==> inputs of 09-05 <==
Design attitude_estimation, start of the top module:
module attitude_estimation(
    input clk,
    input reset,
    output SCLK,
    output MOSI,
    input  MISO_G,
    output SS_G,
    input  MISO_A,
    output SS_A,
    output [15:0] gyro_x,
    output [15:0] gyro_y,
    output [15:0] accl_x,
    output [15:0] accl_y,
    output [15:0] accl_z
    );
Settings: LEC_CHECK=0, ABC_AREA=0, CAP_MARGIN=20, CELL_PAD_IN_SITES_DETAIL_PLACEMENT=2, CORE_ASPECT_RATIO=1.18, CORE_MARGIN=2, CORE_UTILIZATION=41, CTS_CLUSTER_SIZE=82, GPL_ROUTABILITY_DRIVEN=1, GPL_TIMING_DRIVEN=1, HOLD_SLACK_MARGIN=0.22, MAX_ROUTING_LAYER=met4, SLEW_MARGIN=20, TNS_END_PERCENT=40; clock period 10.2 ns.
run.sh (not shown) runs the stock make flow with config.mk's settings and CLKGATE_MAP_FILE=.
==> 12-12: changes against 09-05 <==
==> flow/config.mk (replaced) <==
export PLATFORM = sky130hd
export DESIGN_NAME = attitude_estimation
export DESIGN_NICKNAME = attitude_estimation
export VERILOG_FILES = /design/flow/design.v
export SDC_FILE = /design/flow/constraint.sdc
export NUM_CORES = 4
export LEC_CHECK = 0
export CAP_MARGIN = 20
export CORE_MARGIN = 2
export CORE_UTILIZATION = 65
export GPL_ROUTABILITY_DRIVEN = 0
export GPL_TIMING_DRIVEN = 1
export HOLD_SLACK_MARGIN = 0.1
export SLEW_MARGIN = 20
==> flow/constraint.sdc (replaced) <==
create_clock -name core_clock -period 16.0 [get_ports {clk}]
set_input_delay 3.2000 -clock core_clock [delete_from_list [all_inputs] [get_ports {clk}]]
set_output_delay 3.2000 -clock core_clock [all_outputs]
set_load 0.01 [all_outputs]
==> 02-06: changes against 09-05 <==
==> flow/config.mk (replaced) <==
export PLATFORM = sky130hd
export DESIGN_NAME = attitude_estimation
export DESIGN_NICKNAME = attitude_estimation
export VERILOG_FILES = /design/flow/design.v
export SDC_FILE = /design/flow/constraint.sdc
export NUM_CORES = 4
export LEC_CHECK = 0
export CAP_MARGIN = 20
export CORE_MARGIN = 2
export CORE_UTILIZATION = 72
export CTS_CLUSTER_SIZE = 51
export PLACE_DENSITY_LB_ADDON = 0.0
export SETUP_SLACK_MARGIN = 1.36
export SLEW_MARGIN = 20
==> flow/constraint.sdc (replaced) <==
create_clock -name core_clock -period 5.3 [get_ports {clk}]
set_input_delay 1.0600 -clock core_clock [delete_from_list [all_inputs] [get_ports {clk}]]
set_output_delay 1.0600 -clock core_clock [all_outputs]
set_load 0.01 [all_outputs]
==> deck_impl_summary.md <==
Run Summary

Floorplan
  – Core area: 55200 um^2
  – Row cnt: 86
  – Init Core Util: 72.9%
  – Die X: 240 um
  – Die height: 240 um
  – Chip area: 57800 um^2

Placed design
  – Placer Congestion: 0.969

Yosys
  – Area leader, netlist: ha_1

Outcome
  – Error: [ERROR DPL-0038] Utilization greater than 100%, impossible to legalize
  – Last stage reached: clock tree synthesis
  – Status: stopped before the end
That was 02-06.
==> deck_impl_summary.md <==
Run Summary

Placed design
  – Placer Congestion: 0.909

Floorplan
  – Core area: 97100 um^2
  – Row cnt: 124
  – Die height: 344 um
  – Chip area: 101000 um^2
  – Init Core Util: 41.4%

Outcome
  – Error: [ERROR DPL-0033] detailed placement checks failed during check placement.
  – Status: stopped before the end
  – Last stage reached: detailed placement

Yosys
  – Synth cell count leaders: inv_1 (744), ha_1 (740), fa_1 (380), nor2_1 (363), xnor2_1 (238)
  – Area leader, netlist: ha_1
  – Synth Instances: 4628
That was 09-05.
==> deck_impl_summary.md <==
Run Summary

Floorplan
  – Core area: 61500 um^2
  – Init Core Util: 65.4%
  – Die height: 253 um
  – Chip area: 63900 um^2

Drt
  – # diodes: 0

Outcome
  – Status: complete, no violations

Setup path
  – CP max stage delay: 0.80 ns
  – Delay-heaviest family, CP: adder cells

Clocking
  – Hold-fix buffers at CTS: 0

Yosys
  – Area leader, netlist: ha_1
  – Synthesized net count: 5752

STA
  – Slew at the pin with the worst max-slew slack: 1.03 ns
  – Final Hold Fails: 0
That was 12-12.
